Setup of run A:
==> flow/design.v <==
module contador_de_programa(
    input  wire       clk,
    input  wire       reset,
    input  wire [6:0] cantidad_instrucciones,
    output reg  [1:0] fase,
    output reg  [6:0] o_contador,
    output reg        done
);
wire [6:0] siguiente = o_contador + 7'd1;
always @(posedge clk) begin
    if (reset) begin
        fase       <= 2'd0;
        o_contador <= 7'd0;
        done       <= (cantidad_instrucciones == 7'd0);
    end else if (!done) begin
        if (fase == 2'd2) begin
            fase       <= 2'd0;
            o_contador <= siguiente;
            if (siguiente == cantidad_instrucciones)
                done <= 1'b1;
        end else begin
            fase <= fase + 2'd1;
        end
    end
end
endmodule
module unidad_control
(
    input  [3:0] instruction,
    output reg       write_enable_RB,
    output reg       read_ram,
    output reg       write_ram,
    output reg [3:0] alu_opcode,
    output reg       valido
);
always @* begin
    write_enable_RB = 1'b0;
    read_ram        = 1'b0;
    write_ram       = 1'b0;
    alu_opcode      = 4'b0000;
    valido          = 1'b1;
    case (instruction)
        4'b0000: begin write_enable_RB = 1'b1; alu_opcode = 4'b0000; end  
        4'b0001: begin write_enable_RB = 1'b1; alu_opcode = 4'b0001; end  
        4'b0010: begin write_enable_RB = 1'b1; alu_opcode = 4'b0010; end  
        4'b0011: begin write_enable_RB = 1'b1; alu_opcode = 4'b0110; end  
        4'b0100: begin write_enable_RB = 1'b1; alu_opcode = 4'b0111; end  
        4'b0101: begin write_enable_RB = 1'b1; alu_opcode = 4'b1100; end  
        4'b0110: write_ram = 1'b1;                                         
        4'b0111: read_ram  = 1'b1;                                         
        default: valido = 1'b0;                                            
    endcase
end
endmodule
module alu(
    input  [3:0]      op,
    input  [31:0]     din1_alu,
    input  [31:0]     din2_alu,
    output reg [31:0] result_alu
);
always @* begin
    case (op)
        4'b0000: result_alu = din1_alu & din2_alu;
        4'b0001: result_alu = din1_alu | din2_alu;
        4'b0010: result_alu = din1_alu + din2_alu;
        4'b0110: result_alu = din1_alu - din2_alu;
        4'b0111: result_alu = (din1_alu < din2_alu) ? 32'd1 : 32'd0;
        4'b1100: result_alu = ~(din1_alu | din2_alu);
        default: result_alu = 32'd0;
    endcase
end
endmodule
module banco_de_registros(
    input  wire        clk,
    input  wire        reset,
    input  wire [4:0]  read_address_1,
    input  wire [4:0]  read_address_2,
    input  wire [4:0]  write_address,
    input  wire [31:0] data_write,
    input  wire        write_enable,
    output wire [31:0] data_register_1,
    output wire [31:0] data_register_2
);
reg [31:0] mem [0:31];
function [31:0] valor_inicial(input [4:0] r);
    case (r)
        5'd0:  valor_inicial = 32'h000000DE;
        5'd1:  valor_inicial = 32'h0000006F;
        5'd2:  valor_inicial = 32'h00000064;
        5'd3:  valor_inicial = 32'h000000C8;
        5'd7:  valor_inicial = 32'h00000014;
        5'd8:  valor_inicial = 32'h00000015;
        5'd9:  valor_inicial = 32'h00000016;
        5'd10: valor_inicial = 32'h00000052;
        5'd11: valor_inicial = 32'h0000001B;
        5'd12: valor_inicial = 32'h7FFFFFF3;
        5'd16: valor_inicial = 32'h00000017;
        5'd17: valor_inicial = 32'h00000018;
        5'd18: valor_inicial = 32'h00000019;
        default: valor_inicial = 32'h00000000;
    endcase
endfunction
integer i;
always @(posedge clk) begin
    if (reset) begin
        for (i = 0; i < 32; i = i + 1)
            mem[i] <= valor_inicial(i[4:0]);
    end else if (write_enable) begin
        mem[write_address] <= data_write;
    end
end
assign data_register_1 = mem[read_address_1];
assign data_register_2 = mem[read_address_2];
endmodule
module ram(
    input  wire        clk,
    input  wire [31:0] address,
    input  wire [31:0] din,
    input  wire        write_enable,
    output wire [31:0] dout
);
reg [31:0] mem [0:31];
always @(posedge clk) begin
    if (write_enable)
        mem[address[4:0]] <= din;
end
assign dout = mem[address[4:0]];
endmodule
module jericalla_evolucion(
    input  wire        clk,
    input  wire        reset,
    input  wire [6:0]  cantidad_instrucciones,
    output wire [6:0]  imem_addr,
    input  wire [18:0] imem_data,
    output reg  [31:0] data_out,
    output reg         zf,
    output reg         valid,
    output wire        done
);
wire [1:0] fase;
wire [6:0] pc;
contador_de_programa contador_de_programa_inst(
    .clk(clk),
    .reset(reset),
    .cantidad_instrucciones(cantidad_instrucciones),
    .fase(fase),
    .o_contador(pc),
    .done(done)
);
assign imem_addr = pc;
wire       cu_we_rb, cu_read_ram, cu_write_ram, cu_valido;
wire [3:0] cu_alu_opcode;
unidad_control unidad_control_inst(
    .instruction(imem_data[18:15]),
    .write_enable_RB(cu_we_rb),
    .read_ram(cu_read_ram),
    .write_ram(cu_write_ram),
    .alu_opcode(cu_alu_opcode),
    .valido(cu_valido)
);
wire [31:0] rb_dr1, rb_dr2;
reg  [31:0] resultado;
reg        b1_we_rb, b1_read_ram, b1_write_ram, b1_valido;
reg [3:0]  b1_alu_opcode;
reg [4:0]  b1_rd;
reg [31:0] b1_dr1, b1_dr2;
reg        b2_we_rb, b2_valido;
reg [4:0]  b2_rd;
wire activo = !done;
banco_de_registros banco_de_registros_inst(
    .clk(clk),
    .reset(reset),
    .read_address_1(imem_data[9:5]),
    .read_address_2(imem_data[4:0]),
    .write_address(b2_rd),
    .data_write(resultado),
    .write_enable(activo && fase == 2'd2 && b2_we_rb),
    .data_register_1(rb_dr1),
    .data_register_2(rb_dr2)
);
wire [31:0] alu_result;
alu alu_inst(
    .op(b1_alu_opcode),
    .din1_alu(b1_dr1),
    .din2_alu(b1_dr2),
    .result_alu(alu_result)
);
wire [31:0] ram_dout;
ram ram_inst(
    .clk(clk),
    .address(b1_dr1),
    .din(b1_dr2),
    .write_enable(activo && fase == 2'd1 && b1_write_ram),
    .dout(ram_dout)
);
always @(posedge clk) begin
    if (reset) begin
        b1_we_rb  <= 1'b0;
        b1_read_ram <= 1'b0;
        b1_write_ram <= 1'b0;
        b1_valido <= 1'b0;
        b2_we_rb  <= 1'b0;
        b2_valido <= 1'b0;
        valid     <= 1'b0;
        zf        <= 1'b0;
    end else begin
        valid <= 1'b0;
        if (activo) begin
            case (fase)
                2'd0: begin
                    b1_we_rb      <= cu_we_rb;
                    b1_read_ram   <= cu_read_ram;
                    b1_write_ram  <= cu_write_ram;
                    b1_valido     <= cu_valido;
                    b1_alu_opcode <= cu_alu_opcode;
                    b1_rd         <= imem_data[14:10];
                    b1_dr1        <= rb_dr1;
                    b1_dr2        <= rb_dr2;
                end
                2'd1: begin
                    b2_we_rb  <= b1_we_rb;
                    b2_valido <= b1_valido;
                    b2_rd     <= b1_rd;
                    if (b1_read_ram)
                        resultado <= ram_dout;
                    else if (b1_write_ram)
                        resultado <= b1_dr2;
                    else
                        resultado <= alu_result;
                end
                default: begin
                    valid    <= b2_valido;
                    data_out <= resultado;
                    if (b2_we_rb)
                        zf <= (resultado == 32'd0);
                end
            endcase
        end
    end
end
endmodule
Settings: LEC_CHECK=0, ABC_AREA=1, CAP_MARGIN=20, CORE_ASPECT_RATIO=0.96, CORE_MARGIN=2, CORE_UTILIZATION=72, CTS_CLUSTER_DIAMETER=204, CTS_CLUSTER_SIZE=13, GPL_ROUTABILITY_DRIVEN=0, GPL_TIMING_DRIVEN=1, MIN_ROUTING_LAYER=met1, SETUP_SLACK_MARGIN=0.54, SLEW_MARGIN=20; clock period 3.11 ns.
run.sh (not shown) runs the stock make flow with config.mk's settings and CLKGATE_MAP_FILE=.
### run A -> run B
--- a/flow/config.mk
+++ b/flow/config.mk
@@ -8 +7,0 @@
-export ABC_AREA = 1
@@ -12,2 +11,2 @@
-export CORE_UTILIZATION = 72
-export CTS_CLUSTER_DIAMETER = 204
+export CORE_UTILIZATION = 70
+export CTS_CLUSTER_DIAMETER = 259
@@ -18 +17,2 @@
-export SETUP_SLACK_MARGIN = 0.54
+export PLACE_DENSITY_LB_ADDON = 0.11
+export SETUP_SLACK_MARGIN = 1.36
==> flow/constraint.sdc <==
create_clock -name core_clock -period 5.33 [get_ports {clk}]
set_input_delay 1.0660 -clock core_clock [delete_from_list [all_inputs] [get_ports {clk}]]
set_output_delay 1.0660 -clock core_clock [all_outputs]
set_load 0.01 [all_outputs]
- Run B: full flow OK, the timing, design-rule and antenna checks passed
- In the tables for run B and run A, area of the mapped netlist reads higher with run B.
- Diff run A..run B | flip-flop and latch area | negligible
- Between run B and run A, it is run B whose count of clock-buffer cells in the layout is higher, by 5.
The inputs of run C differ from those of run B as listed below.
--- a/flow/config.mk
+++ b/flow/config.mk
@@ -8 +8 @@
-export CAP_MARGIN = 20
+export CAP_MARGIN = 40
@@ -11 +11 @@
-export CORE_UTILIZATION = 70
+export CORE_UTILIZATION = 72
@@ -17,3 +17,3 @@
-export PLACE_DENSITY_LB_ADDON = 0.11
-export SETUP_SLACK_MARGIN = 1.36
-export SLEW_MARGIN = 20
+export PLACE_DENSITY = 0.43
+export SETUP_SLACK_MARGIN = -0.31
+export SLEW_MARGIN = 40
==> flow/constraint.sdc <==
create_clock -name core_clock -period 3.12 [get_ports {clk}]
set_input_delay 0.6240 -clock core_clock [delete_from_list [all_inputs] [get_ports {clk}]]
set_output_delay 0.6240 -clock core_clock [all_outputs]
set_load 0.01 [all_outputs]
[summary]
Ran to the end and failed final checks on negative setup slack: run C. Run B completed; timing, DRC and antenna clean. Delta (run C minus run B): accumulated negative setup slack lost 1200 ps; global-route track usage on met3 picked up an extra 1.2 points; utilization picked up an extra 4.2 points.
Inputs modified between run C and run D:
==> flow/config.mk <==
export PLATFORM = sky130hd
export DESIGN_NAME = jericalla_evolucion
export DESIGN_NICKNAME = jericalla_evolucion
export VERILOG_FILES = /design/flow/design.v
export SDC_FILE = /design/flow/constraint.sdc
export NUM_CORES = 4
export LEC_CHECK = 0
export CAP_MARGIN = 20
export CORE_MARGIN = 2
export CORE_UTILIZATION = 52
export SLEW_MARGIN = 20
==> flow/constraint.sdc <==
create_clock -name core_clock -period 5.6 [get_ports {clk}]
set_input_delay 1.1200 -clock core_clock [delete_from_list [all_inputs] [get_ports {clk}]]
set_output_delay 1.1200 -clock core_clock [all_outputs]
set_load 0.01 [all_outputs]
--- outcome ---
Of run C and run D, the higher global routing usage summed across all routing layers belongs to run C. Comparing run C and run D, the lower internal power summed over all cells was measured on run D. Run D closes out successfully: all stages finished, all timing, DRC and antenna checks passed. Changes observed in run D relative to run C: setup slack climbed 1570 ps, area fraction of clock buffers and clock inverters climbed 2.2 points, routed wire length dropped 0.86%, worst hold slack climbed 36 ps. Run D ended with less per-cell routed wire length than run C. The non-clock buffer count of run D falls short of that of run C by 244. Relative to run C, clock skew decreased by 32 ps in run D. | final instance area | run D vs run C | worse |.
diff inputs: run D => run E
--- a/flow/config.mk
+++ b/flow/config.mk
@@ -10 +10,3 @@
-export CORE_UTILIZATION = 52
+export CORE_UTILIZATION = 40
+export CTS_CLUSTER_DIAMETER = 155
+export PLACE_DENSITY_LB_ADDON = 0.07
==> flow/constraint.sdc <==
create_clock -name core_clock -period 10.0 [get_ports {clk}]
set_input_delay 2.0000 -clock core_clock [delete_from_list [all_inputs] [get_ports {clk}]]
set_output_delay 2.0000 -clock core_clock [all_outputs]
set_load 0.01 [all_outputs]
Results
Re utilization: run D was higher than run E.
From run D to run E the numbers moved as follows: maximum fanout along the worst path rose by 13, count of standard-cell rows +14%, first-pass GRT wire length up 5.6%.
Run E vs run D: overall power after layout down by more than a quarter
Run D has a lower area added between synthesis and finish than run E.
In run E the critical path depth turned out 4 lower than in run D.
Global-route usage (higher): run D
As of run E, clock-buffer cell count had risen by more than 10% compared to run D.

// jericalla_evolucion: RTL as listed in full above, without the edits since
export LEC_CHECK = 0
export CAP_MARGIN = 20
export CORE_MARGIN = 2
export CORE_UTILIZATION = 63
export SLEW_MARGIN = 20
create_clock -name core_clock -period 14.3 [get_ports {clk}]
The baseline ran to the end with no violations.
Rerun with:
--- a/flow/config.mk
+++ b/flow/config.mk
@@ -7,5 +7,7 @@
 export LEC_CHECK = 0
+export ABC_AREA = 1
 export CAP_MARGIN = 20
 export CORE_MARGIN = 2
-export CORE_UTILIZATION = 63
+export CORE_UTILIZATION = 70
+export SETUP_SLACK_MARGIN = 0.3
 export SLEW_MARGIN = 20
==> flow/constraint.sdc (replaced) <==
create_clock -name core_clock -period 3.11 [get_ports {clk}]
set_input_delay 0.6220 -clock core_clock [delete_from_list [all_inputs] [get_ports {clk}]]
set_output_delay 0.6220 -clock core_clock [all_outputs]
set_load 0.01 [all_outputs]
With this change the flow produced a layout that fails on setup timing; final cell count increases by 42%; total power increases to 4.8 times its value; synthesized cell count increases by 61%; worst setup slack is worse by 8.4 ns; clock power increases to 4.7 times its value; worst hold slack is worse by 0.13 ns; non-clock buffer count increases by 380; die area decreases by 11%; final area increases by 2.6%.

nickel:
RTL: the design.v shown in full above, as it stands there.
export LEC_CHECK = 0
export ABC_AREA = 1
export CAP_MARGIN = 20
export CORE_ASPECT_RATIO = 0.96
export CORE_MARGIN = 2
export CORE_UTILIZATION = 72
export CTS_CLUSTER_DIAMETER = 381
export CTS_CLUSTER_SIZE = 13
export GPL_ROUTABILITY_DRIVEN = 0
export GPL_TIMING_DRIVEN = 1
export MIN_ROUTING_LAYER = met1
export PLACE_DENSITY_LB_ADDON = 0.14
export SETUP_SLACK_MARGIN = 0.54
export SLEW_MARGIN = 20
create_clock -name core_clock -period 3.11 [get_ports {clk}]
diff inputs: nickel => onyx
Settings: GPL_TIMING_DRIVEN: 1 -> unset; ABC_AREA: 1 -> unset; SETUP_SLACK_MARGIN: 0.54 -> unset; CORE_ASPECT_RATIO: 0.96 -> unset; MIN_ROUTING_LAYER: met1 -> unset; PLACE_DENSITY_LB_ADDON: 0.14 -> unset; GPL_ROUTABILITY_DRIVEN: 0 -> unset; CTS_CLUSTER_DIAMETER: 381 -> unset.
[summary]
onyx against nickel: part of the power in the clock network higher; total power higher; die size higher.
Final area (onyx over nickel): increase, 2.2%
Area after synthesis delta (onyx − nickel): unfavourable
Compared with nickel, onyx shows highest net fanout along the worst path lower by 15.
Of nickel and onyx, just one finished clean: nickel.
onyx against nickel: aggregate routed wire length moved down; number of global-route vias before repair moved down; final antenna diode count moved down.
For ember, these inputs were changed with respect to onyx:
Settings: ABC_AREA: unset -> 1; CTS_CLUSTER_SIZE: 13 -> 87; PLACE_DENSITY_LB_ADDON: unset -> 0.2.
## What came out
- STATUS run=ember STAGES=ALL_DONE FINAL_CHECKS=FAILED CAUSE=setup timing
- Relative to onyx, total negative slack for setup checks increased by 0.31 ns in ember.
- In the floorplan summary, ember is listed with a die area less than that of onyx.
- ember -> onyx: clock network fraction of total power flat
- Going from onyx to ember, routed wire length went up by 56 mm; total length of routed met2 wires climbed 3.0%; final-layout non-clock buffer area share held steady.
- Any difference in final critical-path setup slack between onyx and ember is small enough to ignore.
- Of ember and onyx, the lower net switching component of the power belongs to onyx.
## Diff of input files: zinc against ember
Settings: a change of CORE_UTILIZATION from 72 to 70; an added SETUP_SLACK_MARGIN of 0.71; a deleted PLACE_DENSITY_LB_ADDON that had been 0.2; a deleted CTS_CLUSTER_SIZE that had been 87; a deleted ABC_AREA that had been 1.
Notes after the runs:
zinc completed end to end; final checks failed (setup timing).
Core utilization: zinc and ember compared, higher one is zinc
Total count of max-transition violations in the final report of zinc is on par with ember.
Summary: with ember as the reference, placeable core region in zinc moved up by a few percent.
Against ember as the reference, zinc delivers a lower global-route usage.
Of the two candidates, ember has the worse number of vias in the routed layout and zinc the better one.
ember -> zinc: number of buffers inserted during clock tree synthesis increased slightly
Relative to zinc, the following input files were edited for harbor:
Settings: CORE_UTILIZATION changed from 70 to 57; SETUP_SLACK_MARGIN removed (was 0.71); CTS_CLUSTER_DIAMETER newly set to 46; the clock period (ns, I/O delays scaled along) changed from 3.11 to 7.86.
Findings:
The higher global-route wire length before repair came out of zinc. The total area of multi-input combinational cells in harbor sits 2.7% below the value recorded for zinc. [harbor] setup slack of the critical path after layout rose 3.49 ns relative to zinc. Summary of harbor over zinc: fraction of area in multi-input gates increased 0.70 points, combinational fraction of design power saw a decrease, worst stage delay on the critical path moved up, final wirelength now sits lower, detail-routed net length per standard cell fell 13%. Comparing part of the power in registers for zinc and harbor, the bigger number came from zinc. harbor closes out successfully: all stages finished, all timing, DRC and antenna checks passed. Delta(final-layout non-clock buffer area share, harbor - zinc) < 0. Re clock latency on the worst-skew pair: zinc and harbor aren't equal, and the higher value belongs to harbor.
Power figures rest on the tool's default switching activity, not on a simulated workload.
